## cordic_sincos
module cordic_sincos(
	input clk,
	input rst,
	input start,
	input [15:0] z0,
	output ready,
	output reg done,
	output [15:0] x,
	output [15:0] y
	);
export LEC_CHECK = 0
export ABC_AREA = 0
export CAP_MARGIN = 20
export CELL_PAD_IN_SITES_DETAIL_PLACEMENT = 2
export CELL_PAD_IN_SITES_GLOBAL_PLACEMENT = 0
export CORE_ASPECT_RATIO = 1.51
export CORE_MARGIN = 2
export CORE_UTILIZATION = 16
export CTS_CLUSTER_DIAMETER = 293
export CTS_CLUSTER_SIZE = 17
export GPL_ROUTABILITY_DRIVEN = 0
export GPL_TIMING_DRIVEN = 0
export MAX_ROUTING_LAYER = met4
export MIN_ROUTING_LAYER = met1
export PLACE_DENSITY_LB_ADDON = 0.19
export SLEW_MARGIN = 10
export TNS_END_PERCENT = 95
create_clock -name core_clock -period 3.63 [get_ports {clk}]
run.sh (not shown) runs the stock make flow with config.mk's settings and CLKGATE_MAP_FILE=.
The starting point finished but fails on setup timing.
Rerun with:
- ABC_AREA: 0 -> 1
- CAP_MARGIN: 20 -> 30
- CELL_PAD_IN_SITES_DETAIL_PLACEMENT: 2 -> not set
- CORE_ASPECT_RATIO: 1.51 -> 0.84
- CTS_CLUSTER_DIAMETER: 293 -> 217
- CTS_CLUSTER_SIZE: 17 -> 74
- GPL_ROUTABILITY_DRIVEN: 0 -> not set
- GPL_TIMING_DRIVEN: 0 -> 1
- SETUP_SLACK_MARGIN: not set -> 0.45
- SLEW_MARGIN: 10 -> 0
- clock period: 3.63 -> 3.16 ns (I/O delays scaled with it)
- The changed run finished with setup timing left
- routed wire length decreases by 8.1%
- clock skew decreases by 0.0036 ns
- core utilization increases by 2.1 points
Rerun with:
- CAP_MARGIN: 30 -> 15
- CELL_PAD_IN_SITES_DETAIL_PLACEMENT: not set -> 1
- CORE_ASPECT_RATIO: 0.84 -> 0.92
- CTS_CLUSTER_DIAMETER: 217 -> 28
- CTS_CLUSTER_SIZE: 74 -> not set
- SETUP_SLACK_MARGIN: 0.45 -> not set
- SLEW_MARGIN: 0 -> 20
- clock period: 3.16 -> 3.63 ns (I/O delays scaled with it)
Now the flow finished with timing, DRC and antenna clean.
Critical path depth went down by 5.
Worst setup slack is better by 0.51 ns.
Synthesized area stays the same.
Final cell count went down by 7.6%.
Combinational power went down by 41%.
Power went down by 30%.
Core utilization went down by 4.3 points.
Die area is about the same.
Final area went down by 18%.
First-iteration DRC count went down by 15%.
Count of clock-buffer cells in the layout went down by 1.

---

## north
The RTL this note starts from:
==> flow/design.v <==
`timescale 1ns / 1ps
module cla_slice_part(g,p,a,b);
 input a, b;
 output g;  
 output p;  
 assign g = a & b;
 assign p = a ^ b;
endmodule
module CarryPropagateGenerateUnit( g,p,a,b);
	input  [15:0] a,b;
	output [15:0] g,p;
	cla_slice_part s0(g[0],p[0],a[0],b[0]);
	cla_slice_part s1(g[1],p[1],a[1],b[1]);
	cla_slice_part s2(g[2],p[2],a[2],b[2]);
	cla_slice_part s3(g[3],p[3],a[3],b[3]);
	cla_slice_part s4(g[4],p[4],a[4],b[4]);
	cla_slice_part s5(g[5],p[5],a[5],b[5]);
	cla_slice_part s6(g[6],p[6],a[6],b[6]);
	cla_slice_part s7(g[7],p[7],a[7],b[7]);
	cla_slice_part s8(g[8],p[8],a[8],b[8]);
	cla_slice_part s9(g[9],p[9],a[9],b[9]);
	cla_slice_part s10(g[10],p[10],a[10],b[10]);
	cla_slice_part s11(g[11],p[11],a[11],b[11]);
	cla_slice_part s12(g[12],p[12],a[12],b[12]);
	cla_slice_part s13(g[13],p[13],a[13],b[13]);
	cla_slice_part s14(g[14],p[14],a[14],b[14]);
	cla_slice_part s15(g[15],p[15],a[15],b[15]);
endmodule
module SixteenBitSummationUnit(sum,p,carry,cin);
  input [14:0] carry;
  input cin;
  input [15:0] p;
  output [15:0] sum;
  assign sum[0] = p[0] ^ cin;
  assign sum[1] = p[1] ^ carry[0];
  assign sum[2] = p[2] ^ carry[1];
  assign sum[3] = p[3] ^ carry[2];
  assign sum[4] = p[4] ^ carry[3];
  assign sum[5] = p[5] ^ carry[4];
  assign sum[6] = p[6] ^ carry[5];
  assign sum[7] = p[7] ^ carry[6];
  assign sum[8] = p[8] ^ carry[7];
  assign sum[9] = p[9] ^ carry[8];
  assign sum[10] = p[10] ^ carry[9];
  assign sum[11] = p[11] ^ carry[10];
  assign sum[12] = p[12] ^ carry[11];
  assign sum[13] = p[13] ^ carry[12];
  assign sum[14] = p[14] ^ carry[13];
  assign sum[15] = p[15] ^ carry[14];
endmodule
module four_bit_block_cla(P,G,carry,p,g,cin);
	input [3:0] p,g;
	input cin;
	output [2:0] carry;
	output P,G;
	assign	carry[0] = 	g[0] |
											cin & p[0];
	assign	carry[1] =  g[1] |
											g[0] & p[1] |
											cin  &  p[0] & p[1];
	assign	carry[2] =  g[2] |
											g[1] & p[2] |
											g[0] & p [1] & p[2] |
											cin  & p[0] & p[1] & p[2];
	assign	P = p[0] & p[1] & p[2] & p[3];
	assign	G = g[3] | 
							g[2] & p[3] |
							g[1] & p[2] & p[3] |
							g[0] & p[1] & p[2] & p[3];
endmodule
module cla_16_two_level(sum,cout,a,b,cin);
	input [15:0] a, b;
	input cin;
	output [15:0] sum;
	output  cout;
	wire [15:0]   g, p,carry;  
	wire [3:0]  G,P;
	assign carry[3]  = G[0] | cin & P[0];
	assign carry[7]  = G[1] | G[0] & P[1] | cin & P[0] & P[1]; 
	assign carry[11] = G[2] |
										 G[1] & P[2] |
										 G[0] & P[1] & P[2] | 
										 cin  & P[0] & P[1] & P[2];
	assign cout = G[3] |
								G[2] & P[3] |
								G[1] & P[2] & P[3] |
								G[0] & P[1] & P[2] & P[3] |
								cin   & P[0] & P[1] & P[2] & P[3];
	CarryPropagateGenerateUnit   CPGU( g,p,a,b);
	four_bit_block_cla FBBC0(P[0],G[0],carry[2:0],p[3:0],g[3:0],cin);     
	four_bit_block_cla FBBC1(P[1],G[1],carry[6:4],p[7:4],g[7:4],carry[3]);   
	four_bit_block_cla FBBC2(P[2],G[2],carry[10:8],p[11:8],g[11:8],carry[7]);
	four_bit_block_cla FBBC3(P[3],G[3],carry[14:12],p[15:12],g[15:12],carry[11]); 
	SixteenBitSummationUnit TTBSU(sum,p,carry[14:0],cin);
endmodule
`timescale 1ns / 1ps
module xnew2(
	output reg [15:0] x,
	input [15:0] x0,
	input [15:0] y,
	input cin,
	input reset,
	input stop,
	input clk
	);
	wire [15:0] sum,a,b;
	wire cout;	 
	cla_16_two_level alu(sum,cout,a,b,cin);
	assign a=x;
	assign b=cin?(~y):y;
	always @(posedge clk)
	begin
		if(reset)
		begin
			x<=x0;
		end
		else
		begin
			if(!stop)
			begin
				x<=sum;
			end
			else
			begin
				x<=x;
			end
		end
	end
endmodule
`timescale 1ns / 1ps
module ynew2(
	output reg [15:0] y,
	input [15:0] y0,
	input [15:0] x,
	input cin,
	input reset,
	input stop,
	input clk
	);
	wire [15:0] sum,a,b;
	wire cout;	 
	cla_16_two_level alu(sum,cout,a,b,cin);
	assign a=y;
	assign b=cin?(~x):x;
	always @(posedge clk)
	begin
		if(reset)
		begin
			y<=y0;
		end
		else
		begin
			if(!stop)
			begin
				y<=sum;
			end
			else
			begin
				y<=y;
			end
		end	
	end
endmodule
`timescale 1ns / 1ps
module znew2(
	output reg [15:0] z,
	output zsign,
	input [15:0] z0,
	input [15:0] zrom,
	input cin,
	input reset,
	input stop,
	input clk
	);
	wire [15:0] sum,a,b;
	wire cout;	 
	cla_16_two_level alu(sum,cout,a,b,cin);
	assign a=z;
	assign b=cin?(~zrom):zrom;
	always @(posedge clk)
	begin
		if(reset)
		begin
			z<=z0;
		end
		else
		begin
			if(!stop)
				z<=sum;
			else
				z<=z;
		end	
	end
	assign zsign=z[15];
endmodule
`timescale 1ns / 1ps
module datapathnew2(
	output [15:0] x,
	output [15:0] y,
	input [15:0] z0,
	input [3:0] i,
	input reset,
	input stop,
	input clk
	); 
	parameter xinit=16'b0010_0110_1101_1101;	 
	parameter yinit=16'b0;
	reg [15:0] zrom_q;
	wire [15:0] xval,yval,zval;
	wire [15:0] x0,y0;
	wire [15:0] z;
	wire zsign;
	always @(*)
	begin
		case(i)
			4'd0: zrom_q=16'b0011_0010_0100_0011;
			4'd1: zrom_q=16'b0001_1101_1010_1100;
			4'd2: zrom_q=16'b0000_1111_1010_1101;
			4'd3: zrom_q=16'b0000_0111_1111_0101;
			4'd4: zrom_q=16'b0000_0011_1111_1110;
			4'd5: zrom_q=16'b0000_0001_1111_1111;
			4'd6: zrom_q=16'b0000_0000_1111_1111;
			4'd7: zrom_q=16'b0000_0000_0111_1111;
			4'd8: zrom_q=16'b0000_0000_0011_1111;
			4'd9: zrom_q=16'b0000_0000_0001_1111;
			4'd10: zrom_q=16'b0000_0000_0000_1111;
			4'd11: zrom_q=16'b0000_0000_0000_0111;
			4'd12: zrom_q=16'b0000_0000_0000_0011;
			4'd13: zrom_q=16'b0000_0000_0000_0001;
			4'd14: zrom_q=16'b0;
			4'd15: zrom_q=16'b0;
			default: zrom_q=16'b0;
		endcase
	end
	xnew2 xmod(x,x0,yval,xcin,reset,stop,clk);
	ynew2 ymod(y,y0,xval,ycin,reset,stop,clk);
	znew2 zmod(z,zsign,z0,zval,zcin,reset,stop,clk);
	assign x0=xinit;
	assign y0=yinit;
	assign xval=$signed(x)>>>i;
	assign yval=$signed(y)>>>i;
	assign zval=zrom_q;
	assign xcin=zsign?1'b0:1'b1;
	assign ycin=zsign?1'b1:1'b0;
	assign zcin=zsign?1'b0:1'b1;
endmodule
`timescale 1ns / 1ps
module cordic_sincos(
	input clk,
	input rst,
	input start,
	input [15:0] z0,
	output ready,
	output reg done,
	output [15:0] x,
	output [15:0] y
	);
	reg busy;
	reg [3:0] cnt;
	wire load;
	assign ready = ~busy;
	assign load = rst | (start & ~busy);
	always @(posedge clk)
	begin
		if(rst)
		begin
			busy <= 1'b0;
			cnt <= 4'd0;
			done <= 1'b0;
		end
		else
		begin
			done <= 1'b0;
			if(!busy)
			begin
				cnt <= 4'd0;
				if(start)
					busy <= 1'b1;
			end
			else
			begin
				cnt <= cnt + 4'd1;
				if(cnt == 4'd15)
				begin
					busy <= 1'b0;
					done <= 1'b1;
				end
			end
		end
	end
	datapathnew2 dp(x,y,z0,cnt,load,~busy,clk);
endmodule
Settings: LEC_CHECK=0, ABC_AREA=1, CAP_MARGIN=20, CORE_MARGIN=10, CORE_UTILIZATION=40, CTS_CLUSTER_DIAMETER=364, CTS_CLUSTER_SIZE=100, PLACE_DENSITY_LB_ADDON=0.14, SLEW_MARGIN=35, TNS_END_PERCENT=85; clock period 2.91 ns.
north finished all stages; however, its layout fails the closing checks, the failures being negative setup slack.
--- input diff north..south ---
diff --git a/flow/config.mk b/flow/config.mk
--- a/flow/config.mk
+++ b/flow/config.mk
@@ -8 +8 @@
-export ABC_AREA = 1
+export ABC_AREA = 0
@@ -9,0 +10 @@
+export CELL_PAD_IN_SITES_DETAIL_PLACEMENT = 2
@@ -15 +16 @@
-export SLEW_MARGIN = 35
+export SLEW_MARGIN = 15
Results
Number of placement rows: south < north
For south, the flow was terminated by a tool error in clock tree synthesis (4_1_cts) and produced no final design.
Summary — area after synthesis, south relative to north: lower, by 200 um^2.
In the reports for north and south, the larger cell count listed in synth_stat.txt belongs to north.
south against north: synthesized chip area reported by yosys has decreased, placed cell count has decreased, area of the die has decreased, aoi/oai-family share of the synthesized area has increased, simple-gate share of the synthesized area has decreased.
What east does differently from south at the input level:
==> flow/config.mk <==
export PLATFORM = sky130hd
export DESIGN_NAME = cordic_sincos
export DESIGN_NICKNAME = cordic_sincos
export VERILOG_FILES = /design/flow/design.v
export SDC_FILE = /design/flow/constraint.sdc
export NUM_CORES = 4
export LEC_CHECK = 0
export CAP_MARGIN = 20
export CORE_MARGIN = 2
export CORE_UTILIZATION = 64
export SLEW_MARGIN = 20
==> flow/constraint.sdc <==
create_clock -name core_clock -period 3.65 [get_ports {clk}]
set_input_delay 0.7300 -clock core_clock [delete_from_list [all_inputs] [get_ports {clk}]]
set_output_delay 0.7300 -clock core_clock [all_outputs]
set_load 0.01 [all_outputs]
## What came out
Layout checks on east: not met. Flow itself completed; violations: negative setup slack. Taking south as the reference, in east mean instance size in the synthesized netlist held; final RePlAce weighted congestion went up 2.2%; placement-stage cell area went down about 6%. In east, the core utilization at floorplan came out 24 points above the value in south. east vs. south: die extent in y now smaller, chip area line of the yosys report comparable.
> inputs changed (east -> west)
diff --git a/flow/config.mk b/flow/config.mk
--- a/flow/config.mk
+++ b/flow/config.mk
@@ -10 +10 @@
-export CORE_UTILIZATION = 64
+export CORE_UTILIZATION = 19
==> flow/constraint.sdc <==
create_clock -name core_clock -period 4.75 [get_ports {clk}]
set_input_delay 0.9500 -clock core_clock [delete_from_list [all_inputs] [get_ports {clk}]]
set_output_delay 0.9500 -clock core_clock [all_outputs]
set_load 0.01 [all_outputs]
--- outcome ---
Min layout-stage area growth over the synthesis result across west and east: west
Of the two values seen for startpoint of the worst setup timing path, cnt[1] was produced by west and cnt[0] by east.
west — number of clock buffer instances in the layout 2 higher, east as reference
Worst setup slack (higher): west
On number of sinks handled by clock tree synthesis, east tracks west almost exactly.
Looking at setup clock skew after layout, west sits 0.0036 ns below east.
In west, the via count of the first global-routing pass came out about 13% below the value in east.
Run comparison: east end point of the critical path dp.ymod.y[15]; west end point of the critical path dp.xmod.x[15]
On clock group share of total power: between west and east, it ends up higher for west.
Between west and east, maximum frequency from static timing analysis is lower for west, east comes in above that.
west did not stop at any stage, and its layout met the timing, design-rule and antenna checks.
east completed end to end; final checks failed (negative setup slack).

---

job 8666:
RTL: the design.v shown in full above, as it stands there.
Settings: LEC_CHECK=0, ABC_AREA=1, CAP_MARGIN=20, CORE_ASPECT_RATIO=0.5, CORE_MARGIN=2, CORE_UTILIZATION=47, CTS_CLUSTER_DIAMETER=209, CTS_CLUSTER_SIZE=99, SLEW_MARGIN=20, TNS_END_PERCENT=15; clock period 5.0 ns.
Job 8666 was carried through to the last stage, and its layout satisfied the timing, design-rule and antenna checks.
Input changes introduced in job 286 (baseline for comparison: job 8666):
# job 8666
export LEC_CHECK = 0
export ABC_AREA = 1
export CAP_MARGIN = 20
export CORE_ASPECT_RATIO = 0.5
export CORE_MARGIN = 2
export CORE_UTILIZATION = 47
export CTS_CLUSTER_DIAMETER = 209
export CTS_CLUSTER_SIZE = 99
export SLEW_MARGIN = 20
export TNS_END_PERCENT = 15
create_clock -name core_clock -period 5.0 [get_ports {clk}]
# job 286
export LEC_CHECK = 0
export ABC_AREA = 1
export CAP_MARGIN = 35
export CELL_PAD_IN_SITES_GLOBAL_PLACEMENT = 2
export CORE_ASPECT_RATIO = 0.73
export CORE_MARGIN = 4
export CORE_UTILIZATION = 40
export CTS_CLUSTER_DIAMETER = 168
export GPL_TIMING_DRIVEN = 0
export MAX_ROUTING_LAYER = met4
export SLEW_MARGIN = 0
export TNS_END_PERCENT = 75
create_clock -name core_clock -period 5.0 [get_ports {clk}]
[summary]
- The final reports for job 286 and job 8666 show slew at the pin closest to its max-slew limit higher in the former.
- Looking at timing startpoint of the critical path, the cnt[1] result is from job 286; the cnt[2] one comes from job 8666.
- Higher via count of the first global-routing pass goes to job 286 over job 8666.
- Of the two candidates, job 8666 has the better die size and job 286 the worse one.
- Of job 286 and job 8666, the lower combinational share of power belongs to job 8666.
The following lists how job 8342 was set up differently from job 286:
# job 286
export LEC_CHECK = 0
export ABC_AREA = 1
export CAP_MARGIN = 35
export CELL_PAD_IN_SITES_GLOBAL_PLACEMENT = 2
export CORE_ASPECT_RATIO = 0.73
export CORE_MARGIN = 4
export CORE_UTILIZATION = 40
export CTS_CLUSTER_DIAMETER = 168
export GPL_TIMING_DRIVEN = 0
export MAX_ROUTING_LAYER = met4
export SLEW_MARGIN = 0
export TNS_END_PERCENT = 75
create_clock -name core_clock -period 5.0 [get_ports {clk}]
# job 8342
export LEC_CHECK = 0
export ABC_AREA = 0
export CAP_MARGIN = 20
export CORE_ASPECT_RATIO = 0.5
export CORE_MARGIN = 2
export CORE_UTILIZATION = 67
export CTS_CLUSTER_DIAMETER = 209
export CTS_CLUSTER_SIZE = 99
export SLEW_MARGIN = 20
export TNS_END_PERCENT = 15
create_clock -name core_clock -period 5.0 [get_ports {clk}]
Findings:
- Comparing job 286 and job 8342, sequential fraction of design power is higher on job 8342.
- On transition time at the pin with the least slew margin: between job 286 and job 8342, it ends up lower for job 8342.
- Changes observed in job 8342 relative to job 286: final worst-path cycle share up 16 points, final total power up about 14%, maximum number of pins on one net before global-route repair +35%, design area went down, routed wire length now sits lower.
- Job 8342 against job 286; placer congestion estimate is down by a few percent.
- Relative to job 286, final critical-path required period has increased by 0.78 ns in job 8342.
- Compared with job 286, in job 8342 synthesized cell count went down 23%; non-clock buffer instance count of the final layout went down by 44.
The following lists how job 8669 was set up differently from job 8342:
# job 8342
export LEC_CHECK = 0
export ABC_AREA = 0
export CAP_MARGIN = 20
export CORE_ASPECT_RATIO = 0.5
export CORE_MARGIN = 2
export CORE_UTILIZATION = 67
export CTS_CLUSTER_DIAMETER = 209
export CTS_CLUSTER_SIZE = 99
export SLEW_MARGIN = 20
export TNS_END_PERCENT = 15
create_clock -name core_clock -period 5.0 [get_ports {clk}]
# job 8669
export LEC_CHECK = 0
export ABC_AREA = 1
export CAP_MARGIN = 35
export CELL_PAD_IN_SITES_GLOBAL_PLACEMENT = 2
export CORE_MARGIN = 2
export CORE_UTILIZATION = 40
export GPL_TIMING_DRIVEN = 1
export MAX_ROUTING_LAYER = met4
export SLEW_MARGIN = 0
create_clock -name core_clock -period 5.0 [get_ports {clk}]
==> comparison <==
Job 8669 against job 8342; wire length of the first global-routing pass is up by more than 10%.
Job 8669: number of global-route vias before repair is about 12% higher than what job 8342 reported.
Changes observed in job 8669 relative to job 8342: worst endpoint data arrival time lost 0.85 ns; post-detailed-routing wire length picked up an extra 14%.
Input-level comparison between job 3240 and job 8669:
# job 8669
export LEC_CHECK = 0
export ABC_AREA = 1
export CAP_MARGIN = 35
export CELL_PAD_IN_SITES_GLOBAL_PLACEMENT = 2
export CORE_MARGIN = 2
export CORE_UTILIZATION = 40
export GPL_TIMING_DRIVEN = 1
export MAX_ROUTING_LAYER = met4
export SLEW_MARGIN = 0
create_clock -name core_clock -period 5.0 [get_ports {clk}]
# job 3240
export LEC_CHECK = 0
export CAP_MARGIN = 20
export CORE_ASPECT_RATIO = 0.5
export CORE_MARGIN = 2
export CORE_UTILIZATION = 40
export CTS_CLUSTER_DIAMETER = 225
export CTS_CLUSTER_SIZE = 99
export SLEW_MARGIN = 20
export TNS_END_PERCENT = 15
create_clock -name core_clock -period 5.0 [get_ports {clk}]
==> comparison <==
- The final sequential cell count was comparable across job 3240 and job 8669.
- Diff job 8669 -> job 3240: routed wire length went down by about 11%, maximum frequency fell by about 17%.
- Cell with the largest stage delay on the worst path: sky130_fd_sc_hd__dfxtp_4 -> job 3240, sky130_fd_sc_hd__dfxtp_1 -> job 8669
- Side by side, depth of the most critical reg-to-reg path turned out lower in job 3240 than in job 8669.
- Mean routed wirelength per cell went up by a little under 10% going from job 8669 to job 3240.
Power is estimated from default activity; no workload was simulated.
